==> flow/design.v <==
`timescale 1ns / 1ps
module fifo #(
    parameter DATA_WIDTH = 16,
    parameter DEPTH = 64, 
    parameter ALMOST_FULL_THRESH = 56,
    parameter ALMOST_EMPTY_THRESH = 8
)(
    input                   clk,
    input                   rst_n,        
    input                   wr_en,
    input  [DATA_WIDTH-1:0] wr_data,
    input                   rd_en,
    output reg [DATA_WIDTH-1:0] rd_data,
    output                  full,
    output                  empty,
    output                  almost_full,
    output                  almost_empty,
    output                  overflow_err,
    output                  underflow_err,
    output [DATA_WIDTH-1:0] fifo_count
);
    function integer clog2;
        input integer value;
        integer i;
        begin
            clog2 = 0;
            for (i = value-1; i > 0; i = i >> 1)
                clog2 = clog2 + 1;
        end
    endfunction
    localparam ADDR_WIDTH = clog2(DEPTH);
    reg [DATA_WIDTH-1:0] mem [0:DEPTH-1];
    reg [ADDR_WIDTH-1:0] write_pointer;    
    reg [ADDR_WIDTH-1:0] read_pointer;     
    reg [clog2(DEPTH+1)-1:0] count;        
    reg overflow_flag, underflow_flag;
    assign full         = (count == DEPTH);
    assign empty        = (count == 0);
    assign almost_full  = (count >= ALMOST_FULL_THRESH);
    assign almost_empty = (count <= ALMOST_EMPTY_THRESH);
    assign overflow_err = overflow_flag;
    assign underflow_err= underflow_flag;
    assign fifo_count   = count;
    always @(posedge clk) begin
        if (wr_en && !full)
            mem[write_pointer] <= wr_data;
    end
    always @(posedge clk or negedge rst_n) begin
        if (!rst_n) begin
            write_pointer <= 0;
        end else if (wr_en) begin
            if (!full) begin
                write_pointer <= write_pointer + 1'b1;
            end
        end
    end
    always @(posedge clk or negedge rst_n) begin
        if (!rst_n) begin
            read_pointer <= 0;
            rd_data <= 0;
        end else if (rd_en) begin
            if (!empty) begin
                rd_data <= mem[read_pointer];
                read_pointer <= read_pointer + 1'b1;
            end
        end
    end
    always @(posedge clk or negedge rst_n) begin
        if (!rst_n) begin
            count <= 0;
        end else begin
            case ({wr_en && !full, rd_en && !empty})
                2'b10: count <= count + 1'b1; 
                2'b01: count <= count - 1'b1;
                default: count <= count;      
            endcase
        end
    end
    always @(posedge clk or negedge rst_n) begin
        if (!rst_n) begin
            overflow_flag  <= 1'b0;
            underflow_flag <= 1'b0;
        end else begin
            if (wr_en && full)
                overflow_flag <= 1'b1;
            else if (overflow_flag && rd_en && !empty)
                overflow_flag <= 1'b0;
            if (rd_en && empty)
                underflow_flag <= 1'b1;
            else if (underflow_flag && wr_en && !full)
                underflow_flag <= 1'b0;
        end
    end
endmodule
==> flow/run.sh <==
#!/bin/bash
# the make line also repeats each setting of config.mk as NAME=value (left out here)
make -C /OpenROAD-flow-scripts/flow DESIGN_CONFIG=/design/flow/config.mk WORK_HOME=/design/flow/orfs CLKGATE_MAP_FILE= finish
==> flow/config.mk <==
export PLATFORM = sky130hd
export DESIGN_NAME = fifo
export DESIGN_NICKNAME = fifo
export VERILOG_FILES = /design/flow/design.v
export SDC_FILE = /design/flow/constraint.sdc
export NUM_CORES = 4
export LEC_CHECK = 0
export CAP_MARGIN = 20
export CORE_MARGIN = 2
export CORE_UTILIZATION = 70
export PLACE_DENSITY = 0.6
export SETUP_SLACK_MARGIN = 0.76
export SLEW_MARGIN = 20
==> flow/constraint.sdc <==
create_clock -name core_clock -period 2.7 [get_ports {clk}]
set_input_delay 0.5400 -clock core_clock [delete_from_list [all_inputs] [get_ports {clk}]]
set_output_delay 0.5400 -clock core_clock [all_outputs]
set_load 0.01 [all_outputs]
==> flow_summary_export.csv, run 1 <==
group,metric,value,unit
critical_path,critical_path.startpoint,"count[3]",
synth,adder_share,0.00152,
pwr,leakagePower,17.5,nW
sta,final-setup-viol-count,519,
status,status,"finished with violations",
final_layout,fin_nets,2456,
clock_network,clk_pin_slew_worst_paths,0.07,ns
floorplanning,die_x,246,um
critical_path,ff2ff_path_depth,13,
synth,largest_area_cell,"edfxtp_1",
critical_path,crit_cells,13,
synth,netlist_area,0.0410,mm^2
critical_path,reg2reg_slack,-0.27,ns
synth,ys.flops,1061,
pwr,powerDensity,1050,mW/mm^2
floorplanning,die_area,0.0606,mm^2
synth,ys_sh_aoi,0.0420,
critical_path,crit_path_end,"count[4]",
pwr,switching_share,0.346,
drt,totalWireLength,143,mm
sta,hold_viol,0,
pwr,power.share.sequential,0.357,
drt,vias,25715,
critical_path,cp.required,3.24,ns
global_routing,grt_max_degree,65,
critical_path,end_kind,"flop",
status,so_faults,"negative setup slack",
final_layout,stdcell_count,3277,
global_routing,gr-total-overflow,0,
floorplanning,coreArea,0.0578,mm^2
critical_path,critical-path-top-delay-family,"simple AND/OR/NAND/NOR gates",
global_routing,grt_pass1_vias,23995,
pwr,power_frac_comb,0.386,
synth,netlist_instances,1993,
critical_path,rr_startpoint,"count[3]",
placement,dp_slack,-0.156,ns
floorplanning,rows,88,
clock_network,cts_root_buf,"clkbuf_16",
sta,skew,0.0396,ns
synth,ys_top_logic_family,"multiplexers",
synth,ys.flop_type,"edfxtp_1",
global_routing,grt_pass1_wl,175,mm
final_layout,final_core_utilization,0.905,
synth,synthTopCellsByArea,"edfxtp_1 75%, mux4_2 9.7%, mux2i_1 3.1%",
critical_path,max_stage_delay,0.59,ns
synth,ys_seq_frac,0.772,
critical_path,path_buffers,3,
drt,wl_per_cell,43.5,um
sta,worst_slew_margin_rel,0.391,
clock_network,cts_buffers,100,
pwr,power_switching,0.0191,W
critical_path,crit_fanout,4,
placement,dp_cells,2938,
drt,routed_via_density,7.85,
floorplanning,die_height,246,um
sta,fin_crit_sh,1.10,
critical_path,worstPathCellList,"or4_4, buf_6, buf_6, o21ai_4, inv_2, ha_4, xor2_2, ha_4, and3b_2, o21ai_4, a21oi_1, a211o_1, xnor2_1",
placement,place_congestion,0.860,
synth,synth-edff-count,1024,
pwr,power_leader,"combinational cells",
clock_network,cts_tree,"built",
synth,async_flop_share,0.0349,
synth,ys_area,0.0410,mm^2
clock_network,cts_max_path_buffers,3,
critical_path,path_class,"flop to flop",
synth,top_cell_area_share,0.749,
synth,xor_area_frac,0.00384,
sta,worstMarginPinSlew,0.914,ns
worst_hold_path,min_path_type,"input pin to asynchronous set/reset pin",
run,warnings,34,
pwr,clk-power,0.0141,W
pwr,pwr-share-clk,0.256,
synth,ys_warn_count,1,
final_layout,syn_to_final_growth,27.5,%
global_routing,grt_util_all_layers,0.420,
drt,drt_iter0_markers,4998,
global_routing,grt_antenna_before_repair,1,
sta,rsz0062_at_grt,"yes",
synth,netlist_top_cells_count,"1024 x edfxtp_1, 176 x mux4_2, 128 x mux2i_1",
synth,ys_cells,1993,
floorplanning,ioPinCount,58,
critical_path,cp-start-kind,"flop",
critical_path,r2r-end,"count[4]",
placement,place_hpwl,62.1,mm
critical_path,arrival,3.51,ns
sta,drv_slew,0,
sta,setup_ws,-0.269,ns
synth,ys_types,58,
pwr,intPower,0.0360,W
synth,yosysMostFrequentCell,"edfxtp_1",
drt,drt_pass1_iterations,6,
pwr,pg_comb,0.0213,W
final_layout,nFillCells,1633,
run,drv_cap,0,
pwr,peakVddDrop,1170,uV
floorplanning,initCoreUtil,0.710,
pwr,powerSeq,0.0197,W
drt,drc,0,
synth,synth.mux.area_fraction,0.141,
drt,drtAntennaViolNets,0,
sta,finalCriticalPeriod,2.97,ns
synth,ys_sh_simple,0.0229,
clock_network,htreeDepth,3,
placement,portBuffers,48,
critical_path,slowest_stage,"or4_4",
synth,avgSynthCellArea,20.6,um^2
sta,max_freq,0.337,GHz
clock_network,clk_latency,0.69,ns
sta,finalSetupTns,-74.92,ns
clock_network,numClockSinks,1061,
per-stage QoR:
| stage | hold WS, ns | area, um^2 | total power (W) |
|---|---|---|---|
| 2_1_floorplan | 0.244 | 41500 | 0.0283 |
| 3_3_place_gp | 0.481 | 45400 | 0.0350 |
| 3_5_place_dp | 0.487 | 45400 | 0.0353 |
| 4_1_cts | 0.328 | 51200 | 0.0516 |
| 5_1_grt | 0.365 | 52300 | 0.0556 |
| 6_report | 0.344 | 52300 | 0.0551 |
timing repair:
item / in CTS / in global routing
hold buffers: 1 / 0
setup endpoints to repair: 1079 / 1089
buffers inserted: 81 / 18
hold endpoints to repair: 11 / 0
gates resized: 217 / 125
pin swaps: 50 / 34
gates cloned: 39 / 17
metal layers:
metal	global-route usage	vias up	wire, um
met5	0	-	0
met4	0.211	0	11500
met3	0.0861	738	21800
met2	0.664	3108	67000
met1	0.566	12679	42400
li1	-	9190	-
cell type report:
type,count,area (um^2),share of cell area
tap,765,957,0.0183
clock buffer,124,2650,0.0507
sequential,1061,31700,0.605
timing repair buffer,463,6560,0.125
antenna,2,5.00,0.0000956
multi-input combinational,799,9990,0.191
inverter,6,30.0,0.000574
clock inverter,57,459,0.00877
==> inputs of run 2 (changes only) <==
- CELL_PAD_IN_SITES_GLOBAL_PLACEMENT: unset -> 3
- CORE_ASPECT_RATIO: unset -> 0.81
- CORE_MARGIN: 2 -> 3
- CTS_CLUSTER_SIZE: unset -> 46
- GPL_TIMING_DRIVEN: unset -> 1
- PLACE_DENSITY: 0.6 -> unset
- PLACE_DENSITY_LB_ADDON: unset -> 0.21
- SETUP_SLACK_MARGIN: 0.76 -> 0.28
- SLEW_MARGIN: 20 -> 15
- clock period: 2.7 -> 2.36 ns (I/O delays scaled with it)
==> flow_summary_export.csv, run 2 <==
group,metric,value,unit
floorplanning,initCoreUtil,0.711,
synth,xor_area_frac,0.00384,
floorplanning,die_x,275,um
synth,netlist_area,0.0410,mm^2
synth,netlist_instances,1993,
synth,netlist_top_cells_count,"1024 x edfxtp_1, 176 x mux4_2, 128 x mux2i_1",
floorplanning,rows,79,
synth,synthTopCellsByArea,"edfxtp_1 75%, mux4_2 9.7%, mux2i_1 3.1%",
synth,yosysMostFrequentCell,"edfxtp_1",
synth,ys_types,58,
synth,ys_seq_frac,0.772,
synth,synth.mux.area_fraction,0.141,
synth,adder_share,0.00152,
floorplanning,die_height,224,um
synth,ys_top_logic_family,"multiplexers",
status,stop_error,"[ERROR FLW-0024] Place density exceeds 1.0 (current PLACE_DENSITY_LB_ADDON =  0.21). Please check if the value of  PLACE_DENSITY_LB_ADDON is between 0 and 0.99.",
synth,ys_cells,1993,
synth,ys.flops,1061,
synth,ys_sh_simple,0.0229,
synth,ys_area,0.0410,mm^2
synth,ys_warn_count,1,
synth,top_cell_area_share,0.749,
synth,async_flop_share,0.0349,
floorplanning,die_area,0.0616,mm^2
synth,ys.flop_type,"edfxtp_1",
floorplanning,coreArea,0.0577,mm^2
synth,ys_sh_aoi,0.0420,
status,status,"aborted with a tool error",
synth,synth-edff-count,1024,
synth,largest_area_cell,"edfxtp_1",
status,stop_stage,"global placement without I/O",
synth,avgSynthCellArea,20.6,um^2
==> inputs of run 3 (changes only) <==
- ABC_AREA: unset -> 1
- CELL_PAD_IN_SITES_GLOBAL_PLACEMENT: 3 -> unset
- CORE_ASPECT_RATIO: 0.81 -> unset
- CORE_MARGIN: 3 -> 2
- CORE_UTILIZATION: 70 -> 64
- CTS_CLUSTER_SIZE: 46 -> unset
- GPL_TIMING_DRIVEN: 1 -> unset
- PLACE_DENSITY: unset -> 0.6
- PLACE_DENSITY_LB_ADDON: 0.21 -> unset
- SETUP_SLACK_MARGIN: 0.28 -> unset
- SLEW_MARGIN: 15 -> 20
- clock period: 2.36 -> 3.0 ns (I/O delays scaled with it)
==> flow_summary_export.csv, run 3 <==
group,metric,value,unit
status,status,"finished clean",
drt,vias,30251,
synth,xor_area_frac,0.00390,
final_layout,fin_nets,4286,
drt,drtAntennaViolNets,0,
floorplanning,rows,97,
critical_path,worstPathCellList,"nor2_1, nand3_1, nor2_1, clkdlybuf4s50_1",
sta,final-setup-viol-count,0,
critical_path,r2r-end,"rd_data[4]",
global_routing,grt_antenna_before_repair,3,
synth,ys_warn_count,1,
synth,ys_area,0.0449,mm^2
critical_path,slowest_stage,"clkdlybuf4s50_1",
placement,place_congestion,0.952,
drt,drt_iter0_markers,3404,
synth,yosysMostFrequentCell,"nand2_1",
synth,largest_area_cell,"edfxtp_1",
clock_network,cts_root_buf,"clkbuf_16",
floorplanning,die_area,0.0723,mm^2
critical_path,critical-path-top-delay-family,"buffers and inverters",
pwr,leakagePower,20.3,nW
placement,place_hpwl,72.4,mm
pwr,power.share.sequential,0.370,
critical_path,cp.required,2.40,ns
critical_path,path_buffers,1,
synth,ys_seq_frac,0.706,
synth,ys_sh_aoi,0.0191,
floorplanning,die_x,269,um
drt,routed_via_density,5.72,
floorplanning,coreArea,0.0697,mm^2
sta,worst_slew_margin_rel,0.247,
drt,antennaDiodeCount,0,
sta,skew,0.0284,ns
synth,ys_types,31,
critical_path,rr_startpoint,"read_pointer[0]",
run,drv_cap,0,
synth,ys.flop_type,"edfxtp_1",
sta,max_freq,0.354,GHz
floorplanning,die_height,269,um
run,warnings,34,
global_routing,grt_pass1_vias,28374,
sta,finalSetupTns,0,ns
clock_network,clk_pin_slew_worst_paths,0.06,ns
drt,drt_pass1_iterations,7,
clock_network,numClockSinks,1061,
critical_path,end_kind,"output pin",
global_routing,gr-total-overflow,0,
pwr,peakVddDrop,696,uV
drt,drc,0,
clock_network,post_cts.repair.setup_buffers,0,
synth,ys_top_logic_family,"simple AND/OR/NAND/NOR gates",
critical_path,arrival,2.22,ns
pwr,power_frac_comb,0.357,
synth,ys_cells,4137,
pwr,power_leader,"registers",
clock_network,cts_max_path_buffers,3,
drt,totalWireLength,118,mm
placement,portBuffers,48,
sta,rsz0062_at_grt,"no",
synth,netlist_instances,4137,
pwr,switching_share,0.381,
pwr,powerSeq,0.0175,W
synth,ys.flops,1061,
worst_hold_path,hold_end,"mem[13][12]",
final_layout,syn_to_final_growth,13.1,%
clock_network,clk_latency,0.68,ns
floorplanning,ioPinCount,58,
critical_path,crit_path_end,"full",
critical_path,reg2reg_slack,0.32,ns
critical_path,crit_fanout,5,
sta,setup_ws,0.175,ns
global_routing,grt_util_all_layers,0.330,
synth,avgSynthCellArea,10.8,um^2
worst_hold_path,hold_depth,1,
placement,dp_slack,0.234,ns
synth,ys_sh_simple,0.207,
critical_path,path_class,"flop to output pin",
global_routing,grt_pass1_wl,174,mm
critical_path,cp-start-kind,"flop",
sta,finalCriticalPeriod,2.82,ns
drt,wl_per_cell,22.4,um
critical_path,cp_common_cell,"nor2_1",
sta,hold_viol,0,
sta,fin_crit_sh,0.942,
critical_path,ff2ff_path_depth,13,
worst_hold_path,hold_start,"wr_data[12]",
pwr,power_switching,0.0181,W
synth,netlist_area,0.0449,mm^2
clock_network,cts_buffers,106,
synth,top_cell_area_share,0.685,
pwr,intPower,0.0293,W
pwr,powerDensity,934,mW/mm^2
synth,netlist_top_cells_count,"1427 x nand2_1, 1024 x edfxtp_1, 571 x nand3_1",
critical_path,critical_path.startpoint,"count[1]",
sta,worstMarginPinSlew,1.13,ns
worst_hold_path,min_path_type,"input pin to flop",
pwr,pg_comb,0.0169,W
clock_network,htreeDepth,3,
pwr,clk-power,0.0130,W
pwr,pwr-share-clk,0.273,
synth,adder_share,0.00139,
synth,synthTopCellsByArea,"edfxtp_1 69%, nand2_1 12%, nand3_1 6.4%",
sta,drv_slew,0,
clock_network,cts_tree,"built",
global_routing,grt_max_degree,153,
synth,synth.mux.area_fraction,0,
synth,synth-edff-count,1024,
critical_path,max_stage_delay,0.58,ns
floorplanning,initCoreUtil,0.644,
synth,async_flop_share,0.0349,
critical_path,crit_cells,4,
-- run 3: metrics by stage --
| stage | cell area [um^2] | total power (W) | utilization | hold WS [ns] | std cells |
|---|---|---|---|---|---|
| global route | 50700 | 0.0494 | 0.728 | 0.220 | 5285 |
| detailed placement | 47400 | 0.0344 | 0.680 | 0.495 | 5092 |
| floorplan | 44900 | 0.0280 | - | 0.304 | 4145 |
| global placement | 47400 | 0.0341 | 0.680 | 0.488 | 5092 |
| CTS | 50700 | 0.0472 | 0.728 | 0.194 | 5285 |
| finish | 50700 | 0.0474 | 0.728 | 0.213 | 5285 |
-- run 3: per-layer routing --
metal | share of wire | up-vias | track usage
met5 | 0 | - | 0
met4 | 0.038 | 0 | 0.131
met3 | 0.11 | 223 | 0.0637
met2 | 0.46 | 1466 | 0.511
met1 | 0.40 | 14553 | 0.468
li1 | - | 14009 | -
-- run 3: what timing repair did --
| item | in CTS | in global routing |
|---|---|---|
| endpoints found under the hold margin | 22 | 0 |
| resized | 0 | 0 |
| hold buffers | 1 | 0 |
-- run 3: cell type report --
| class | count | area (um^2) |
|---|---|---|
| repair buffers | 237 | 2500 |
| clock buffers | 137 | 2810 |
| well taps | 940 | 1180 |
| clock inverters | 55 | 568 |
| inverters | 412 | 1570 |
| multi-input cells | 2443 | 10400 |
| flip-flops and latches | 1061 | 31700 |
| fillers | 4857 | 18900 |
==> inputs of run 4 (changes only) <==
- ABC_AREA: 1 -> 0
- CELL_PAD_IN_SITES_DETAIL_PLACEMENT: unset -> 0
- CELL_PAD_IN_SITES_GLOBAL_PLACEMENT: unset -> 1
- CORE_MARGIN: 2 -> 8
- CORE_UTILIZATION: 64 -> 57
- CTS_CLUSTER_DIAMETER: unset -> 126
- GPL_ROUTABILITY_DRIVEN: unset -> 0
- MAX_ROUTING_LAYER: unset -> met4
- PLACE_DENSITY: 0.6 -> unset
- PLACE_DENSITY_LB_ADDON: unset -> 0.14
- SETUP_SLACK_MARGIN: unset -> 0.39
- TNS_END_PERCENT: unset -> 95
- clock period: 3.0 -> 2.28 ns (I/O delays scaled with it)
==> flow_summary_export.csv, run 4 <==
group,metric,value,unit
pwr,pwr-share-clk,0.285,
final_layout,nFillCells,4267,
drt,drtAntennaViolNets,0,
critical_path,arrival,3.47,ns
critical_path,reg2reg_slack,-0.61,ns
floorplanning,initCoreUtil,0.575,
floorplanning,die_x,284,um
run,drv_cap,0,
synth,ys_area,0.0410,mm^2
pwr,clk-power,0.0172,W
worst_hold_path,hold_start,"wr_data[8]",
sta,drv_slew,0,
synth,ys_sh_simple,0.0229,
synth,avgSynthCellArea,20.6,um^2
synth,ys.flops,1061,
critical_path,ff2ff_path_depth,11,
clock_network,cts_max_path_buffers,3,
global_routing,grt_pass1_wl,150,mm
clock_network,htreeDepth,3,
drt,drt_iter0_markers,2642,
pwr,power,0.0605,W
critical_path,crit_cells,11,
critical_path,crit_fanout,4,
critical_path,worstPathCellList,"or4_4, o41a_1, inv_8, ha_4, xor2_1, ha_2, nor3b_2, o21ai_1, a21oi_1, a211o_1, xnor2_1",
pwr,power_frac_comb,0.334,
sta,finalCriticalPeriod,2.89,ns
sta,hold_viol,0,
synth,largest_area_cell,"edfxtp_1",
floorplanning,rows,98,
sta,worstMarginPinSlew,0.742,ns
sta,max_freq,0.346,GHz
final_layout,final_core_utilization,0.714,
sta,worst_slew_margin_rel,0.505,
pwr,powerDensity,1190,mW/mm^2
critical_path,r2r-end,"count[4]",
synth,ys.flop_type,"edfxtp_1",
drt,totalWireLength,104,mm
synth,yosysMostFrequentCell,"edfxtp_1",
synth,ys_types,58,
global_routing,gr-total-overflow,0,
synth,xor_area_frac,0.00384,
drt,drc,0,
pwr,power.share.sequential,0.381,
sta,setup_ws,-0.609,ns
pwr,power_switching,0.0184,W
pwr,pg_comb,0.0202,W
pwr,powerSeq,0.0230,W
critical_path,critical_path.startpoint,"count[3]",
synth,netlist_instances,1993,
drt,vias,21605,
critical_path,critical-path-top-delay-family,"AND-OR/OR-AND gates",
floorplanning,ioPinCount,58,
global_routing,grt_util_all_layers,0.261,
final_layout,syn_to_final_growth,24.1,%
clock_network,cts_tree,"built",
global_routing,grt_pass1_vias,21605,
critical_path,max_stage_delay,0.58,ns
sta,fin_crit_sh,1.27,
synth,ys_top_logic_family,"multiplexers",
status,status,"finished with violations",
floorplanning,die_height,284,um
status,so_faults,"negative setup slack",
critical_path,slowest_stage,"or4_4",
critical_path,end_kind,"flop",
pwr,switching_share,0.305,
critical_path,crit_path_end,"count[4]",
placement,place_hpwl,61.5,mm
synth,synth.mux.area_fraction,0.141,
critical_path,rr_startpoint,"count[3]",
critical_path,cp-start-kind,"flop",
global_routing,grt_antenna_before_repair,1,
synth,adder_share,0.00152,
clock_network,clk_latency,0.67,ns
clock_network,cts_root_buf,"clkbuf_16",
clock_network,clk_pin_slew_worst_paths,0.06,ns
sta,final-setup-viol-count,1052,
sta,skew,0.0203,ns
synth,top_cell_area_share,0.749,
synth,netlist_top_cells_count,"1024 x edfxtp_1, 176 x mux4_2, 128 x mux2i_1",
final_layout,fin_nets,2397,
synth,async_flop_share,0.0349,
final_layout,design_area,0.0509,mm^2
pwr,power_leader,"registers",
clock_network,numClockSinks,1061,
pwr,leakagePower,17.0,nW
pwr,peakVddDrop,941,uV
clock_network,cts_buffers,105,
global_routing,grt_max_degree,65,
synth,synth-edff-count,1024,
worst_hold_path,min_path_type,"input pin to flop",
critical_path,cp.required,2.86,ns
synth,ys_seq_frac,0.772,
synth,ys_cells,1993,
synth,netlist_area,0.0410,mm^2
worst_hold_path,hold_end,"mem[15][8]",
run,warnings,30,
floorplanning,coreArea,0.0714,mm^2
synth,ys_warn_count,1,
synth,synthTopCellsByArea,"edfxtp_1 75%, mux4_2 9.7%, mux2i_1 3.1%",
sta,rsz0062_at_grt,"yes",
critical_path,path_class,"flop to flop",
synth,ys_sh_aoi,0.0420,
placement,placed_area,0.0460,mm^2
sta,finalSetupTns,-358.54,ns
floorplanning,die_area,0.0809,mm^2
drt,drt_pass1_iterations,5,
drt,wl_per_cell,30.6,um
worst_hold_path,hold_depth,1,
pwr,intPower,0.0420,W
placement,portBuffers,48,
drt,routed_via_density,6.33,
critical_path,path_buffers,1,
## run 4: through the flow
stage	instances	hold WS, ns	setup WS (ns)
after floorplan	2001	0.160	-0.861
after global placement	3150	0.491	-0.526
after detailed placement	3150	0.493	-0.519
after CTS	3393	0.268	-0.530
after global routing	3410	0.276	-0.687
final	3411	0.292	-0.609
## run 4: timing repair
| item | 4_1_cts | 5_1_grt |
|---|---|---|
| pin swaps | 9 | 10 |
| buffers inserted | 35 | 3 |
| resized | 72 | 12 |
| endpoints found under the hold margin | 28 | 0 |
| gates cloned | 13 | 13 |
| hold buffers | 1 | 0 |
| endpoints found under the setup margin | 1080 | 1084 |
## run 4: final cells by class
cell class / instances / area (um^2) / area share
Sequential cell: 1061 / 31700 / 0.622
Tap cell: 950 / 1190 / 0.0233
Inverter: 6 / 30.0 / 0.000589
Antenna cell: 2 / 5.00 / 0.0000982
Clock buffer: 126 / 2720 / 0.0533
Timing Repair Buffer: 399 / 5310 / 0.104
Multi-Input combinational cell: 799 / 9300 / 0.183
Clock inverter: 68 / 713 / 0.0140
## run 4: routing by layer
metal	GRT usage	up-vias	wire, um	share of wire
met1	0.365	11235	41700	0.40
met2	0.390	1112	49400	0.47
li1	-	9074	-	-
met3	0.0513	184	9210	0.088
met4	0.0877	0	3990	0.038
met5	-	-	0	0
==> inputs of run 5 (changes only) <==
- ABC_AREA: 0 -> unset
- CELL_PAD_IN_SITES_DETAIL_PLACEMENT: 0 -> unset
- CELL_PAD_IN_SITES_GLOBAL_PLACEMENT: 1 -> unset
- CORE_MARGIN: 8 -> 2
- CORE_UTILIZATION: 57 -> 40
- CTS_CLUSTER_DIAMETER: 126 -> unset
- GPL_ROUTABILITY_DRIVEN: 0 -> unset
- MAX_ROUTING_LAYER: met4 -> unset
- PLACE_DENSITY: unset -> 0.6
- PLACE_DENSITY_LB_ADDON: 0.14 -> unset
- SETUP_SLACK_MARGIN: 0.39 -> unset
- TNS_END_PERCENT: 95 -> unset
- clock period: 2.28 -> 3.3 ns (I/O delays scaled with it)
==> flow_summary_export.csv, run 5 <==
group,metric,value,unit
status,status,"finished clean",
synth,ys_area,0.0410,mm^2
critical_path,cp.required,2.64,ns
synth,ys_sh_simple,0.0229,
placement,portBuffers,48,
pwr,powerDensity,823,mW/mm^2
critical_path,max_stage_delay,0.61,ns
floorplanning,die_height,324,um
pwr,pg_comb,0.0115,W
floorplanning,initCoreUtil,0.403,
critical_path,r2r-end,"rd_data[4]",
synth,ys_types,58,
drt,drtAntennaViolNets,0,
clock_network,cts_hold_buffers,0,
synth,ys_sh_aoi,0.0420,
drt,vias,20621,
pwr,leakagePower,15.7,nW
run,warnings,28,
clock_network,cts_max_path_buffers,3,
critical_path,ff2ff_path_depth,7,
sta,drv_slew,0,
sta,worst_slew_margin_rel,0.383,
critical_path,crit_fanout,7,
final_layout,fin_nets,2243,
synth,avgSynthCellArea,20.6,um^2
floorplanning,rows,117,
drt,drc,0,
synth,ys_cells,1993,
critical_path,path_class,"flop to output pin",
sta,skew,0.0406,ns
pwr,power_leader,"registers",
synth,top_cell_area_share,0.749,
pwr,switching_share,0.306,
pwr,power_frac_comb,0.291,
critical_path,end_kind,"output pin",
clock_network,htreeDepth,3,
critical_path,slowest_stage,"or4_4",
critical_path,cp-start-kind,"flop",
synth,netlist_area,0.0410,mm^2
placement,place_congestion,0.869,
clock_network,clk_pin_slew_worst_paths,0.06,ns
sta,fin_crit_sh,0.952,
clock_network,cts_root_buf,"clkbuf_16",
drt,drt_pass1_iterations,5,
synth,adder_share,0.00152,
pwr,power.share.sequential,0.407,
drt,routed_via_density,5.61,
drt,totalWireLength,103,mm
critical_path,worstPathCellList,"or4_4, nor2_1, dlygate4sd2_1",
floorplanning,ioPinCount,58,
sta,worstMarginPinSlew,0.926,ns
run,drv_cap,0,
worst_hold_path,min_path_type,"input pin to asynchronous set/reset pin",
floorplanning,coreArea,0.102,mm^2
synth,ys_top_logic_family,"multiplexers",
clock_network,ctsResizeCount,1,
critical_path,path_buffers,1,
global_routing,gr-total-overflow,0,
clock_network,cts_tree,"built",
sta,final-setup-viol-count,0,
synth,ys.flop_type,"edfxtp_1",
sta,finalSetupTns,0,ns
synth,largest_area_cell,"edfxtp_1",
global_routing,grt_util_all_layers,0.195,
pwr,powerSeq,0.0161,W
sta,holdWs,0.0968,ns
synth,yosysMostFrequentCell,"edfxtp_1",
sta,rsz0062_at_grt,"no",
sta,hold_viol,0,
synth,async_flop_share,0.0349,
final_layout,nFillCells,8264,
floorplanning,die_x,324,um
clock_network,clk_latency,0.68,ns
synth,xor_area_frac,0.00384,
sta,max_freq,0.318,GHz
pwr,peakVddDrop,458,uV
clock_network,cts_buffers,105,
global_routing,grt_max_degree,65,
critical_path,crit_path_end,"empty",
global_routing,grt_antenna_before_repair,3,
critical_path,critical-path-top-delay-family,"simple AND/OR/NAND/NOR gates",
critical_path,reg2reg_slack,0.25,ns
clock_network,post_cts.repair.setup_buffers,0,
clock_network,numClockSinks,1061,
drt,drt_iter0_markers,2426,
placement,place_hpwl,65.0,mm
pwr,pwr-share-clk,0.302,
global_routing,grt_pass1_vias,20867,
final_layout,syn_to_final_growth,17.2,%
pwr,power_switching,0.0121,W
critical_path,critical_path.startpoint,"count[3]",
drt,wl_per_cell,27.9,um
synth,netlist_instances,1993,
synth,synth-edff-count,1024,
pwr,clk-power,0.0119,W
sta,finalCriticalPeriod,3.14,ns
synth,netlist_top_cells_count,"1024 x edfxtp_1, 176 x mux4_2, 128 x mux2i_1",
global_routing,grt_pass1_wl,150,mm
synth,synthTopCellsByArea,"edfxtp_1 75%, mux4_2 9.7%, mux2i_1 3.1%",
critical_path,arrival,2.48,ns
synth,ys.flops,1061,
synth,ys_seq_frac,0.772,
pwr,intPower,0.0275,W
floorplanning,die_area,0.105,mm^2
synth,synth.mux.area_fraction,0.141,
critical_path,rr_startpoint,"read_pointer[0]",
critical_path,crit_cells,3,
synth,ys_warn_count,1,
==> run 5: per-layer routing <==
layer | track usage | vias up | part of all wire
li1 | - | 8751 | -
met1 | 0.278 | 10970 | 0.43
met2 | 0.312 | 771 | 0.48
met3 | 0.0363 | 123 | 0.072
met4 | 0.0462 | 6 | 0.017
met5 | 0 | - | 0.00040
==> run 5: area by class of cell <==
class	count	area (um^2)	area share
inverter	6	25.0	0.000520
tap	1368	1710	0.0356
sequential	1061	31700	0.659
timing repair buffer	245	2470	0.0514
clock buffer	124	2740	0.0570
multi-input combinational	799	8750	0.182
clock inverter	73	717	0.0149
antenna	2	5.00	0.000104
==> run 5: stage by stage <==
stage / cells / utilization / total power [W] / setup slack [ns] / area [um^2]
global route: 3676 / 0.473 / 0.0409 / 0.0290 / 48100
detailed placement: 3479 / 0.439 / 0.0279 / 0.247 / 44600
finish: 3678 / 0.473 / 0.0396 / 0.158 / 48100
CTS: 3676 / 0.473 / 0.0398 / 0.0466 / 48100
global placement: 3479 / 0.439 / 0.0278 / 0.165 / 44600
floorplan: 2001 / - / 0.0229 / 0.0157 / 41100
==> inputs of run 6 (changes only) <==
- ABC_AREA: unset -> 1
- CORE_UTILIZATION: 40 -> 67
- CTS_CLUSTER_SIZE: unset -> 74
- PLACE_DENSITY: 0.6 -> unset
- clock period: 3.3 -> 1.73 ns (I/O delays scaled with it)
==> flow_summary_export.csv, run 6 <==
group,metric,value,unit
status,status,"finished with violations",
status,so_faults,"negative setup slack",
worst_hold_path,min_path_type,"input pin to flop",
critical_path,arrival,2.83,ns
floorplanning,die_area,0.0691,mm^2
global_routing,gr-total-overflow,0,
critical_path,cp_common_cell,"nand2_1",
synth,async_flop_share,0.0349,
pwr,power.share.sequential,0.327,
final_layout,syn_to_final_growth,21.7,%
synth,ys.flop_type,"edfxtp_1",
synth,ys_sh_aoi,0.0191,
critical_path,crit_fanout,11,
worst_hold_path,hold_end,"mem[34][5]",
pwr,powerDensity,1700,mW/mm^2
pwr,leakagePower,21.8,nW
synth,adder_share,0.00139,
critical_path,critical-path-top-delay-family,"simple AND/OR/NAND/NOR gates",
drt,drtAntennaViolNets,0,
synth,ys_seq_frac,0.706,
run,warnings,33,
global_routing,grt_util_all_layers,0.370,
placement,place_congestion,0.926,
sta,max_freq,0.448,GHz
critical_path,r2r-end,"rd_data[12]",
critical_path,path_buffers,3,
placement,portBuffers,48,
final_layout,final_core_utilization,0.828,
critical_path,end_kind,"flop",
clock_network,cts_buffers,103,
global_routing,grt_antenna_before_repair,2,
placement,place_hpwl,73.6,mm
critical_path,ff2ff_path_depth,12,
drt,antennaDiodeCount,0,
sta,finalSetupTns,-413.02,ns
drt,drc,0,
floorplanning,coreArea,0.0660,mm^2
synth,ys_cells,4137,
critical_path,crit_path_end,"rd_data[12]",
global_routing,grt_pass1_wl,190,mm
synth,xor_area_frac,0.00390,
critical_path,rr_startpoint,"read_pointer[0]",
placement,dp_slack,-0.684,ns
synth,synth-edff-count,1024,
pwr,powerSeq,0.0303,W
pwr,power_frac_comb,0.428,
pwr,power_leader,"combinational cells",
synth,yosysMostFrequentCell,"nand2_1",
sta,rsz0062_at_grt,"yes",
critical_path,cp.required,2.33,ns
clock_network,htreeDepth,3,
drt,totalWireLength,130,mm
worst_hold_path,hold_depth,1,
synth,largest_area_cell,"edfxtp_1",
floorplanning,die_x,263,um
synth,ys.flops,1061,
critical_path,path_class,"flop to flop",
drt,drt_iter0_markers,5083,
critical_path,slowest_stage,"dfrtp_4",
synth,synth.mux.area_fraction,0,
pwr,peakVddDrop,1170,uV
drt,routed_via_density,6.07,
drt,drt_pass1_iterations,6,
clock_network,cts_tree,"built",
sta,final-setup-viol-count,1076,
pwr,intPower,0.0572,W
sta,skew,0.0214,ns
critical_path,critical_path.startpoint,"read_pointer[0]",
critical_path,crit_cells,12,
synth,netlist_area,0.0449,mm^2
worst_hold_path,hold_start,"wr_data[5]",
synth,top_cell_area_share,0.685,
sta,finalCriticalPeriod,2.23,ns
global_routing,grt_max_degree,65,
final_layout,fin_nets,4427,
synth,avgSynthCellArea,10.8,um^2
run,drv_cap,0,
floorplanning,rows,94,
critical_path,worstPathCellList,"buf_12, buf_12, buf_16, nand2_1, nand3_1, a21oi_1, nor2_2, nand2_2, nand3_2, nand2_2, nand2_1, nand2_1",
synth,ys_top_logic_family,"simple AND/OR/NAND/NOR gates",
sta,drv_slew,0,
synth,netlist_top_cells_count,"1427 x nand2_1, 1024 x edfxtp_1, 571 x nand3_1",
synth,ys_warn_count,1,
critical_path,cp-start-kind,"flop",
pwr,power_switching,0.0354,W
drt,wl_per_cell,24.2,um
critical_path,max_stage_delay,0.52,ns
sta,worstMarginPinSlew,0.613,ns
pwr,switching_share,0.382,
drt,vias,32487,
clock_network,cts_max_path_buffers,3,
sta,holdWs,0.190,ns
floorplanning,ioPinCount,58,
pwr,pwr-share-clk,0.245,
sta,hold_viol,0,
synth,netlist_instances,4137,
clock_network,cts_root_buf,"clkbuf_16",
clock_network,numClockSinks,1061,
pwr,clk-power,0.0227,W
synth,synthTopCellsByArea,"edfxtp_1 69%, nand2_1 12%, nand3_1 6.4%",
sta,fin_crit_sh,1.29,
pwr,pg_comb,0.0397,W
synth,ys_sh_simple,0.207,
floorplanning,initCoreUtil,0.680,
critical_path,reg2reg_slack,-0.50,ns
synth,ys_area,0.0449,mm^2
floorplanning,die_height,263,um
sta,worst_slew_margin_rel,0.590,
sta,setup_ws,-0.501,ns
clock_network,clk_latency,0.66,ns
synth,ys_types,31,
global_routing,grt_pass1_vias,31339,
clock_network,clk_pin_slew_worst_paths,0.06,ns
==> run 6: through the flow <==
step / power [W] / cells / cell area [um^2]
2_1_floorplan: 0.0487 / 4145 / 45000
6_report: 0.0926 / 5349 / 54600
3_5_place_dp: 0.0622 / 5116 / 48800
3_3_place_gp: 0.0614 / 5116 / 48800
4_1_cts: 0.0890 / 5330 / 53600
5_1_grt: 0.0960 / 5349 / 54600
==> run 6: what timing repair did <==
action                                 4_1_cts  5_1_grt
pin swaps                                   37       53
hold buffers                                 1        0
buffers inserted                            12        5
resized                                    292      158
gates cloned                                13       15
setup endpoints to repair                 1082     1083
endpoints found under the hold margin       14        0
==> run 6: layout make-up <==
class | count | area [um^2]
Sequential cell | 1061 | 31700
Timing Repair Buffer | 380 | 5160
Inverter | 412 | 1580
Clock buffer | 129 | 2730
Tap cell | 864 | 1080
Timing Repair inverter | 1 | 16.3
Clock inverter | 59 | 657
Multi-Input combinational cell | 2443 | 11700
Fill cell | 3501 | 11400
==> run 6: metal layers <==
layer	track usage	up-vias	part of all wire
met5	0	-	0.00026
met4	0.162	4	0.042
met3	0.0795	315	0.12
met2	0.571	2285	0.47
met1	0.517	15574	0.37
li1	-	14309	-
==> inputs of run 7 (changes only) <==
- CORE_UTILIZATION: 67 -> 72
- CTS_CLUSTER_SIZE: 74 -> 71
- PLACE_DENSITY: unset -> 0.35
- SETUP_SLACK_MARGIN: unset -> 0.51
==> flow_summary_export.csv, run 7 <==
group,metric,value,unit
pwr,leakagePower,22.1,nW
critical_path,critical-path-top-delay-family,"simple AND/OR/NAND/NOR gates",
critical_path,path_buffers,4,
critical_path,cp.required,2.32,ns
global_routing,gr-total-overflow,0,
pwr,pg_comb,0.0398,W
sta,holdWs,0.119,ns
synth,ys_area,0.0449,mm^2
placement,portBuffers,48,
critical_path,critical_path.startpoint,"read_pointer[0]",
floorplanning,ioPinCount,58,
floorplanning,die_height,254,um
pwr,power.share.sequential,0.329,
pwr,power,0.0918,W
worst_hold_path,min_path_type,"input pin to flop",
sta,max_freq,0.404,GHz
synth,xor_area_frac,0.00390,
pwr,power_switching,0.0366,W
sta,rsz0062_at_grt,"yes",
sta,final-setup-viol-count,1082,
worst_hold_path,hold_end,"mem[37][13]",
sta,fin_crit_sh,1.43,
drt,drc,0,
critical_path,crit_cells,13,
drt,drtAntennaViolNets,0,
run,drv_cap,0,
critical_path,crit_path_end,"rd_data[3]",
sta,skew,0.0305,ns
pwr,powerDensity,1680,mW/mm^2
critical_path,cp_common_cell,"nand2_1",
status,status,"finished with violations",
pwr,pwr-share-clk,0.237,
pwr,intPower,0.0552,W
clock_network,numClockSinks,1061,
sta,hold_viol,0,
synth,top_cell_area_share,0.685,
synth,adder_share,0.00139,
placement,place_hpwl,77.8,mm
status,so_faults,"negative setup slack",
global_routing,grt_max_degree,65,
synth,ys_warn_count,1,
clock_network,cts_root_buf,"clkbuf_16",
sta,drv_slew,0,
drt,drt_pass1_iterations,10,
floorplanning,initCoreUtil,0.727,
clock_network,cts_tree,"built",
critical_path,path_class,"flop to flop",
global_routing,grt_pass1_wl,203,mm
critical_path,r2r-end,"rd_data[3]",
critical_path,rr_startpoint,"read_pointer[0]",
global_routing,grt_antenna_before_repair,0,
synth,avgSynthCellArea,10.8,um^2
clock_network,cts_max_path_buffers,3,
synth,ys.flops,1061,
synth,async_flop_share,0.0349,
floorplanning,die_area,0.0643,mm^2
sta,setup_ws,-0.743,ns
run,warnings,33,
critical_path,max_stage_delay,0.55,ns
synth,ys_top_logic_family,"simple AND/OR/NAND/NOR gates",
global_routing,grt_pass1_vias,33557,
critical_path,crit_fanout,16,
synth,largest_area_cell,"edfxtp_1",
critical_path,ff2ff_path_depth,13,
synth,netlist_instances,4137,
placement,place_congestion,0.974,
worst_hold_path,hold_depth,1,
worst_hold_path,hold_start,"wr_data[13]",
floorplanning,rows,91,
pwr,peakVddDrop,1310,uV
final_layout,stdcell_count,5403,
synth,synthTopCellsByArea,"edfxtp_1 69%, nand2_1 12%, nand3_1 6.4%",
sta,finalSetupTns,-406.92,ns
clock_network,clk_latency,0.68,ns
sta,worstMarginPinSlew,0.868,ns
global_routing,grt_util_all_layers,0.436,
synth,synth-edff-count,1024,
synth,yosysMostFrequentCell,"nand2_1",
drt,routed_via_density,6.44,
critical_path,slowest_stage,"dfrtp_4",
placement,dp_cells,5140,
clock_network,clk_pin_slew_worst_paths,0.06,ns
critical_path,worstPathCellList,"clkinv_8, buf_16, buf_8, clkbuf_16, nand2_1, nand3_1, nand3_1, nand3_1, nand2_2, nand3_4, nand2_1, nand2_1, nand2_1",
pwr,powerSeq,0.0302,W
final_layout,fin_nets,4507,
clock_network,htreeDepth,3,
drt,wl_per_cell,26.7,um
pwr,switching_share,0.399,
floorplanning,die_x,254,um
critical_path,reg2reg_slack,-0.74,ns
synth,ys_sh_aoi,0.0191,
placement,dp_slack,-0.879,ns
critical_path,cp-start-kind,"flop",
drt,vias,34821,
critical_path,arrival,3.06,ns
drt,drt_iter0_markers,6150,
sta,finalCriticalPeriod,2.47,ns
pwr,power_frac_comb,0.434,
synth,netlist_area,0.0449,mm^2
synth,ys.flop_type,"edfxtp_1",
synth,ys_cells,4137,
synth,ys_seq_frac,0.706,
synth,netlist_top_cells_count,"1427 x nand2_1, 1024 x edfxtp_1, 571 x nand3_1",
synth,synth.mux.area_fraction,0,
clock_network,cts_buffers,101,
synth,ys_types,31,
final_layout,syn_to_final_growth,22.1,%
drt,totalWireLength,144,mm
pwr,clk-power,0.0217,W
floorplanning,coreArea,0.0617,mm^2
critical_path,end_kind,"flop",
pwr,power_leader,"combinational cells",
synth,ys_sh_simple,0.207,
sta,worst_slew_margin_rel,0.420,
## run 7: cell type report
| class | count | area [um^2] |
|---|---|---|
| flip-flops and latches | 1061 | 31700 |
| inverters | 412 | 1580 |
| repair buffers | 462 | 5760 |
| clock buffers | 125 | 2680 |
| repair inverters | 1 | 11.3 |
| multi-input cells | 2443 | 11500 |
| well taps | 837 | 1050 |
| diodes | 1 | 2.50 |
| fillers | 2570 | 6910 |
| clock inverters | 61 | 475 |
## run 7: routing by layer
layer / share of wire / routed length, um / up-vias / global-route usage
met5: 0 / 0 / - / 0
met2: 0.45 / 65400 / 3363 / 0.677
met3: 0.15 / 21900 / 739 / 0.0994
met1: 0.32 / 46800 / 16254 / 0.577
met4: 0.070 / 10100 / 0 / 0.243
li1: - / - / 14465 / -
## run 7: metrics by stage
step / utilization / instance area [um^2]
floorplan: - / 45000
global placement: 0.794 / 49000
detailed placement: 0.794 / 49000
CTS: 0.876 / 54100
global route: 0.888 / 54800
finish: 0.888 / 54800
## run 7: timing repair
| item | CTS | global route |
|---|---|---|
| gates cloned | 35 | 6 |
| pin swaps | 26 | 17 |
| hold buffers | 1 | 0 |
| resized | 293 | 145 |
| buffers inserted | 25 | 9 |
| endpoints found under the hold margin | 13 | 0 |
| setup endpoints to repair | 1090 | 1090 |
==> inputs of run 8 (changes only) <==
- CELL_PAD_IN_SITES_DETAIL_PLACEMENT: unset -> 0
- CELL_PAD_IN_SITES_GLOBAL_PLACEMENT: unset -> 0
- CORE_ASPECT_RATIO: unset -> 1.06
- CTS_CLUSTER_SIZE: 71 -> 34
- PLACE_DENSITY: 0.35 -> unset
- SETUP_SLACK_MARGIN: 0.51 -> -0.17
- clock period: 1.73 -> 1.87 ns (I/O delays scaled with it)
==> flow_summary_export.csv, run 8 <==
group,metric,value,unit
global_routing,grt_use_met3,0.0962,
final_layout,syn_to_final_growth,22.0,%
synth,async_flop_share,0.0349,
status,so_faults,"negative setup slack",
clock_network,clk_pin_slew_worst_paths,0.06,ns
floorplanning,ioPinCount,58,
synth,ys_sh_aoi,0.0191,
pwr,pg_comb,0.0391,W
synth,ys.flops,1061,
placement,dp_slack,-0.504,ns
global_routing,grt_util_all_layers,0.413,
worst_hold_path,hold_start,"wr_data[0]",
pwr,switching_share,0.404,
pwr,clk-power,0.0199,W
pwr,power_frac_comb,0.449,
critical_path,path_buffers,4,
final_layout,comb_area,0.0119,mm^2
global_routing,grt_use_met2,0.644,
sta,final-setup-viol-count,1054,
placement,placed_area,0.0488,mm^2
global_routing,gr-total-overflow,0,
sta,fin_crit_sh,1.26,
floorplanning,die_x,246,um
global_routing,grt_pass1_vias,32506,
floorplanning,rows,94,
floorplanning,die_area,0.0643,mm^2
final_layout,register_area,0.0317,mm^2
sta,worst_slew_margin_rel,0.521,
final_layout,design_area,0.0547,mm^2
status,status,"finished with violations",
critical_path,max_stage_delay,0.54,ns
global_routing,grt-busiest-layer,"met2",
synth,ys_top_logic_family,"simple AND/OR/NAND/NOR gates",
drt,totalWireLength,143,mm
critical_path,cp-start-kind,"flop",
pwr,leakagePower,21.9,nW
clock_network,cts_root_buf,"clkbuf_16",
pwr,power,0.0870,W
critical_path,r2r-end,"rd_data[11]",
drt,drt_pass1_iterations,9,
placement,portBuffers,48,
critical_path,crit_path_end,"rd_data[11]",
synth,ys_warn_count,1,
clock_network,htreeDepth,3,
sta,hold_viol,0,
sta,setup_ws,-0.486,ns
synth,xor_area_frac,0.00390,
critical_path,path_class,"flop to flop",
synth,ys_types,31,
pwr,intPower,0.0519,W
pwr,powerSeq,0.0280,W
worst_hold_path,hold_depth,1,
worst_hold_path,min_path_type,"input pin to flop",
synth,netlist_top_cells_count,"1427 x nand2_1, 1024 x edfxtp_1, 571 x nand3_1",
placement,place_congestion,0.997,
synth,ys_seq_frac,0.706,
critical_path,end_kind,"flop",
pwr,pwr-share-clk,0.229,
sta,max_freq,0.424,GHz
synth,ys_area,0.0449,mm^2
floorplanning,initCoreUtil,0.725,
synth,synth.mux.area_fraction,0,
critical_path,critical_path.startpoint,"read_pointer[0]",
synth,ys.flop_type,"edfxtp_1",
drt,drtAntennaViolNets,0,
critical_path,worstPathCellList,"buf_6, buf_16, buf_12, buf_16, o211ai_1, nand3_1, nand3_2, nand2_1, nand3_1, nand2_1, nand2_2, nand2_1",
drt,wl_per_cell,26.9,um
critical_path,cp_common_cell,"nand2_1",
synth,largest_area_cell,"edfxtp_1",
drt,routed_via_density,6.49,
sta,rsz0062_at_grt,"yes",
critical_path,ff2ff_path_depth,12,
global_routing,grt_antenna_before_repair,1,
clock_network,cts_buffers,99,
sta,worstMarginPinSlew,0.718,ns
critical_path,crit_fanout,7,
sta,drv_slew,0,
worst_hold_path,hold_end,"mem[5][0]",
sta,finalCriticalPeriod,2.36,ns
synth,adder_share,0.00139,
synth,ys_cells,4137,
global_routing,grt_max_degree,65,
critical_path,crit_cells,12,
synth,synthTopCellsByArea,"edfxtp_1 69%, nand2_1 12%, nand3_1 6.4%",
drt,vias,34512,
final_layout,nFillCells,2587,
sta,holdWs,0.0787,ns
floorplanning,die_height,261,um
critical_path,slowest_stage,"dfrtp_4",
synth,synth-edff-count,1024,
synth,yosysMostFrequentCell,"nand2_1",
critical_path,rr_startpoint,"read_pointer[0]",
pwr,power_switching,0.0352,W
run,drv_cap,0,
drt,drt_iter0_markers,5677,
critical_path,reg2reg_slack,-0.49,ns
critical_path,cp.required,2.42,ns
global_routing,grt_pass1_wl,193,mm
clock_network,clk_latency,0.70,ns
clock_network,numClockSinks,1061,
final_layout,final_core_utilization,0.885,
synth,top_cell_area_share,0.685,
synth,netlist_area,0.0449,mm^2
clock_network,cts_tree,"built",
drt,drc,0,
synth,avgSynthCellArea,10.8,um^2
critical_path,critical-path-top-delay-family,"simple AND/OR/NAND/NOR gates",
clock_network,cts_max_path_buffers,3,
pwr,power.share.sequential,0.322,
floorplanning,coreArea,0.0619,mm^2
synth,netlist_instances,4137,
synth,ys_sh_simple,0.207,
global_routing,use_met1,0.542,
placement,place_hpwl,74.9,mm
final_layout,fin_nets,4440,
pwr,peakVddDrop,1520,uV
critical_path,arrival,2.91,ns
pwr,powerDensity,1590,mW/mm^2
run,warnings,34,
pwr,power_leader,"combinational cells",
sta,skew,0.0454,ns
[run 8: through the flow]
step,cells,TNS [ns]
after floorplan,4145,-442.75
after global placement,5067,-366.45
after detailed placement,5067,-408.56
after CTS,5270,-116.28
after global routing,5314,-192.79
final,5316,-142.91
[run 8: per-layer routing]
| layer | vias to the layer above | wire length, um |
|---|---|---|
| met4 | 2 | 10300 |
| met1 | 16223 | 45400 |
| li1 | 14329 | - |
| met2 | 3286 | 65100 |
| met3 | 672 | 22100 |
| met5 | - | 12 |
[run 8: final cells by class]
| type | count | area share |
|---|---|---|
| flip-flops and latches | 1061 | 0.579 |
| multi-input cells | 2443 | 0.218 |
| repair buffers | 396 | 0.0971 |
| clock buffers | 129 | 0.0490 |
| inverters | 412 | 0.0291 |
| well taps | 816 | 0.0187 |
| clock inverters | 55 | 0.00862 |
| repair inverters | 2 | 0.000846 |
| diodes | 2 | 0.0000915 |
[run 8: what timing repair did]
item | CTS | global route
hold buffers | 1 | 0
resized | 221 | 247
pin swaps | 37 | 78
setup endpoints to repair | 812 | 948
hold endpoints to repair | 37 | 0
cloned | 9 | 23
buffers inserted | 13 | 29
==> inputs of run 9 (changes only) <==
- ABC_AREA: 1 -> 0
- CELL_PAD_IN_SITES_DETAIL_PLACEMENT: 0 -> 2
- CELL_PAD_IN_SITES_GLOBAL_PLACEMENT: 0 -> unset
- CORE_ASPECT_RATIO: 1.06 -> 1.03
- CORE_MARGIN: 2 -> 3
- CORE_UTILIZATION: 72 -> 40
- CTS_CLUSTER_SIZE: 34 -> unset
- GPL_TIMING_DRIVEN: unset -> 1
- MIN_ROUTING_LAYER: unset -> met2
- SETUP_SLACK_MARGIN: -0.17 -> -0.31
- TNS_END_PERCENT: unset -> 60
- clock period: 1.87 -> 3.3 ns (I/O delays scaled with it)
==> flow_summary_export.csv, run 9 <==
group,metric,value,unit
synth,netlist_area,0.0410,mm^2
clock_network,cts_max_path_buffers,3,
global_routing,grt_antenna_before_repair,1,
floorplanning,die_height,331,um
critical_path,critical-path-top-delay-family,"AND-OR/OR-AND gates",
critical_path,critical_path.startpoint,"read_pointer[0]",
floorplanning,rows,118,
synth,synthTopCellsByArea,"edfxtp_1 75%, mux4_2 9.7%, mux2i_1 3.1%",
synth,avgSynthCellArea,20.6,um^2
critical_path,cp_common_cell,"a22oi_1",
clock_network,cts_tree,"built",
sta,fin_crit_sh,1.10,
synth,largest_area_cell,"edfxtp_1",
pwr,pwr-share-clk,0.312,
synth,yosysMostFrequentCell,"edfxtp_1",
clock_network,cts_buffers,111,
critical_path,crit_fanout,24,
synth,ys_seq_frac,0.772,
pwr,intPower,0.0280,W
drt,routed_via_density,7.95,
critical_path,crit_path_end,"rd_data[4]",
sta,skew,0.0385,ns
status,so_faults,"negative setup slack",
drt,drt_pass1_iterations,19,
critical_path,end_kind,"flop",
pwr,clk-power,0.0133,W
sta,finalCriticalPeriod,3.64,ns
clock_network,cts_hold_buffers,0,
floorplanning,die_area,0.107,mm^2
clock_network,ctsResizeCount,0,
critical_path,slowest_stage,"a22oi_1",
sta,worst_slew_margin_rel,0.207,
pwr,switching_share,0.345,
critical_path,r2r-end,"rd_data[4]",
sta,worstMarginPinSlew,1.19,ns
global_routing,grt_util_all_layers,0.388,
sta,drv_slew,0,
pwr,power_leader,"registers",
pwr,pg_comb,0.0130,W
placement,place_hpwl,81.3,mm
clock_network,htreeDepth,3,
sta,max_freq,0.275,GHz
run,drv_cap,0,
clock_network,post_cts.repair.setup_buffers,0,
global_routing,grt_pass1_vias,35085,
critical_path,rr_startpoint,"read_pointer[0]",
floorplanning,die_x,322,um
critical_path,worstPathCellList,"buf_12, mux4_2, a22oi_1, nand4_1, a22oi_1, o31ai_1",
global_routing,grt_pass1_wl,197,mm
synth,ys_types,58,
clock_network,clk_latency,0.72,ns
synth,ys_top_logic_family,"multiplexers",
pwr,powerSeq,0.0163,W
final_layout,fin_nets,2237,
drt,drt_iter0_markers,6868,
final_layout,syn_to_final_growth,17.3,%
synth,top_cell_area_share,0.749,
critical_path,reg2reg_slack,-0.34,ns
floorplanning,coreArea,0.101,mm^2
status,status,"finished with violations",
critical_path,max_stage_delay,0.92,ns
synth,netlist_top_cells_count,"1024 x edfxtp_1, 176 x mux4_2, 128 x mux2i_1",
drt,totalWireLength,140,mm
sta,setup_ws,-0.336,ns
final_layout,final_core_utilization,0.476,
pwr,peakVddDrop,459,uV
sta,finalSetupTns,-0.661,ns
worst_hold_path,min_path_type,"input pin to asynchronous set/reset pin",
clock_network,clk_pin_slew_worst_paths,0.07,ns
drt,vias,28973,
pwr,power_switching,0.0147,W
floorplanning,ioPinCount,58,
synth,synth-edff-count,1024,
floorplanning,initCoreUtil,0.406,
synth,adder_share,0.00152,
sta,final-setup-viol-count,6,
synth,ys.flops,1061,
critical_path,ff2ff_path_depth,6,
run,warnings,29,
clock_network,numClockSinks,1061,
critical_path,cp-start-kind,"flop",
synth,ys.flop_type,"edfxtp_1",
synth,xor_area_frac,0.00384,
placement,place_congestion,0.979,
drt,drc,0,
sta,hold_viol,0,
critical_path,crit_cells,6,
synth,ys_cells,1993,
drt,drtAntennaViolNets,0,
critical_path,path_buffers,1,
synth,ys_sh_aoi,0.0420,
synth,netlist_instances,1993,
pwr,power.share.sequential,0.382,
drt,wl_per_cell,38.4,um
critical_path,arrival,4.16,ns
clock_network,cts_root_buf,"clkbuf_16",
placement,portBuffers,48,
pwr,power_frac_comb,0.305,
synth,async_flop_share,0.0349,
pwr,leakagePower,15.7,nW
global_routing,grt_max_degree,66,
synth,ys_area,0.0410,mm^2
global_routing,gr-total-overflow,0,
pwr,powerDensity,887,mW/mm^2
sta,holdWs,0.153,ns
synth,ys_sh_simple,0.0229,
synth,synth.mux.area_fraction,0.141,
critical_path,cp.required,3.82,ns
synth,ys_warn_count,1,
critical_path,path_class,"flop to flop",
-- run 9: layer usage --
metal	vias to the layer above	global-route usage	wire, um
li1	8687	-	-
met1	8970	-	0
met2	9998	0.476	68300
met3	1267	0.469	55400
met4	51	0.113	14300
met5	-	0.181	2060
-- run 9: metrics by stage --
step	instances	setup WS, ns	total power [W]	area [um^2]
2_1_floorplan	2001	-0.254	0.0229	41100
3_3_place_gp	3419	0.103	0.0277	44400
3_5_place_dp	3419	0.0651	0.0283	44400
4_1_cts	3624	-0.00750	0.0416	48100
5_1_grt	3629	-0.211	0.0433	48100
6_report	3643	-0.336	0.0427	48200
-- run 9: final cells by class --
cell class	count	area, um^2
well taps	1320	1650
multi-input cells	799	8750
clock inverters	65	764
diodes	19	47.5
fillers	8915	53000
flip-flops and latches	1061	31700
repair buffers	233	2310
inverters	6	25.0
clock buffers	140	2930
==> inputs of run 10 (changes only) <==
- ABC_AREA: 0 -> 1
- CELL_PAD_IN_SITES_DETAIL_PLACEMENT: 2 -> unset
- CORE_ASPECT_RATIO: 1.03 -> unset
- CORE_MARGIN: 3 -> 2
- CORE_UTILIZATION: 40 -> 70
- CTS_CLUSTER_SIZE: unset -> 80
- GPL_TIMING_DRIVEN: 1 -> unset
- MIN_ROUTING_LAYER: met2 -> unset
- PLACE_DENSITY_LB_ADDON: unset -> 0.05
- SETUP_SLACK_MARGIN: -0.31 -> 0.51
- TNS_END_PERCENT: 60 -> unset
- clock period: 3.3 -> 1.73 ns (I/O delays scaled with it)
==> flow_summary_export.csv, run 10 <==
group,metric,value,unit
synth,ys.flops,1061,
floorplanning,coreArea,0.0632,mm^2
synth,top_cell_area_share,0.685,
final_layout,syn_to_final_growth,25.1,%
critical_path,crit_cells,14,
drt,routed_via_density,6.39,
floorplanning,initCoreUtil,0.710,
pwr,peakVddDrop,1170,uV
synth,ys_seq_frac,0.706,
drt,wl_per_cell,26.2,um
critical_path,worstPathCellList,"buf_12, clkinv_16, buf_16, buf_12, nand2_1, nand2_1, nand2_1, nand3_1, nand3_1, nand2_2, nand3_2, nand2_2, nand2_2, nand2_1",
synth,ys_sh_aoi,0.0191,
critical_path,cp.required,2.29,ns
drt,antennaDiodeCount,0,
final_layout,nFillCells,2548,
placement,portBuffers,48,
floorplanning,die_area,0.0661,mm^2
critical_path,reg2reg_slack,-0.65,ns
clock_network,htreeDepth,3,
sta,worstMarginPinSlew,0.688,ns
drt,drt_pass1_iterations,7,
global_routing,grt_antenna_before_repair,0,
pwr,intPower,0.0601,W
sta,drv_slew,0,
placement,dp_cells,5133,
sta,fin_crit_sh,1.38,
synth,synthTopCellsByArea,"edfxtp_1 69%, nand2_1 12%, nand3_1 6.4%",
global_routing,grt_pass1_wl,185,mm
synth,ys_area,0.0449,mm^2
clock_network,clk_pin_slew_worst_paths,0.07,ns
synth,yosysMostFrequentCell,"nand2_1",
global_routing,grt_pass1_vias,31239,
run,warnings,31,
sta,finalCriticalPeriod,2.38,ns
pwr,powerSeq,0.0303,W
pwr,power.share.sequential,0.307,
critical_path,slowest_stage,"dfrtp_4",
pwr,pg_comb,0.0448,W
drt,totalWireLength,142,mm
critical_path,r2r-end,"rd_data[10]",
critical_path,max_stage_delay,0.48,ns
global_routing,grt_max_degree,65,
critical_path,cp_common_cell,"nand2_1",
drt,vias,34525,
pwr,pwr-share-clk,0.240,
clock_network,cts_buffers,102,
pwr,power_frac_comb,0.453,
critical_path,ff2ff_path_depth,14,
global_routing,grt_util_all_layers,0.379,
critical_path,rr_startpoint,"read_pointer[0]",
placement,dp_slack,-0.664,ns
pwr,power_leader,"combinational cells",
worst_hold_path,min_path_type,"input pin to asynchronous set/reset pin",
critical_path,cp-start-kind,"flop",
sta,holdWs,0.156,ns
synth,ys_cells,4137,
synth,netlist_instances,4137,
drt,drtAntennaViolNets,0,
synth,synth-edff-count,1024,
sta,setup_ws,-0.654,ns
sta,max_freq,0.419,GHz
critical_path,critical-path-top-delay-family,"simple AND/OR/NAND/NOR gates",
clock_network,cts_root_buf,"clkbuf_16",
final_layout,stdcell_count,5406,
critical_path,path_class,"flop to flop",
clock_network,numClockSinks,1061,
critical_path,crit_path_end,"rd_data[10]",
final_layout,fin_nets,4504,
synth,async_flop_share,0.0349,
synth,netlist_area,0.0449,mm^2
sta,skew,0.0372,ns
drt,drc,0,
synth,avgSynthCellArea,10.8,um^2
synth,synth.mux.area_fraction,0,
global_routing,gr-total-overflow,0,
synth,largest_area_cell,"edfxtp_1",
drt,drt_iter0_markers,5801,
synth,ys_warn_count,1,
critical_path,end_kind,"flop",
sta,final-setup-viol-count,1078,
floorplanning,rows,92,
clock_network,clk_latency,0.68,ns
pwr,switching_share,0.392,
synth,ys_types,31,
pwr,clk-power,0.0237,W
critical_path,crit_fanout,11,
clock_network,cts_max_path_buffers,3,
sta,rsz0062_at_grt,"yes",
synth,adder_share,0.00139,
sta,finalSetupTns,-435.05,ns
sta,worst_slew_margin_rel,0.541,
pwr,powerDensity,1760,mW/mm^2
run,drv_cap,0,
sta,hold_viol,0,
placement,placed_area,0.0490,mm^2
floorplanning,die_x,257,um
floorplanning,die_height,257,um
clock_network,cts_tree,"built",
status,so_faults,"negative setup slack",
floorplanning,ioPinCount,58,
status,status,"finished with violations",
final_layout,design_area,0.0562,mm^2
synth,netlist_top_cells_count,"1427 x nand2_1, 1024 x edfxtp_1, 571 x nand3_1",
pwr,power_switching,0.0388,W
synth,xor_area_frac,0.00390,
synth,ys_sh_simple,0.207,
synth,ys.flop_type,"edfxtp_1",
placement,place_congestion,0.965,
placement,place_hpwl,73.1,mm
critical_path,critical_path.startpoint,"read_pointer[0]",
critical_path,arrival,2.95,ns
critical_path,path_buffers,4,
pwr,leakagePower,22.6,nW
synth,ys_top_logic_family,"simple AND/OR/NAND/NOR gates",
## run 10: area by class of cell
cell class	count	area (um^2)	area share
Sequential cell	1061	31700	0.564
Multi-Input combinational cell	2443	12300	0.219
Timing Repair Buffer	455	5880	0.105
Clock buffer	124	2730	0.0486
Inverter	412	1590	0.0282
Tap cell	846	1060	0.0188
Clock inverter	61	802	0.0143
Timing Repair inverter	4	92.6	0.00165
## run 10: metrics by stage
step | power (W) | utilization
2_1_floorplan | 0.0487 | -
3_3_place_gp | 0.0624 | 0.776
3_5_place_dp | 0.0631 | 0.776
4_1_cts | 0.0882 | 0.844
5_1_grt | 0.101 | 0.889
6_report | 0.0989 | 0.889
## run 10: what timing repair did
action | in CTS | in global routing
hold buffers | 1 | 0
setup endpoints to repair | 1090 | 1090
pin swaps | 16 | 170
cloned | 8 | 34
resized | 183 | 463
hold endpoints to repair | 37 | 0
setup buffers | 14 | 31
## run 10: per-layer routing
layer,track usage,vias up,wire [um],share of wire
li1,-,14465,-,-
met1,0.513,16314,46200,0.33
met2,0.595,3048,66000,0.47
met3,0.0748,698,19800,0.14
met4,0.189,0,9770,0.069
met5,0,-,0,0
No activity file was given, so power comes from the tool's default toggle rates.
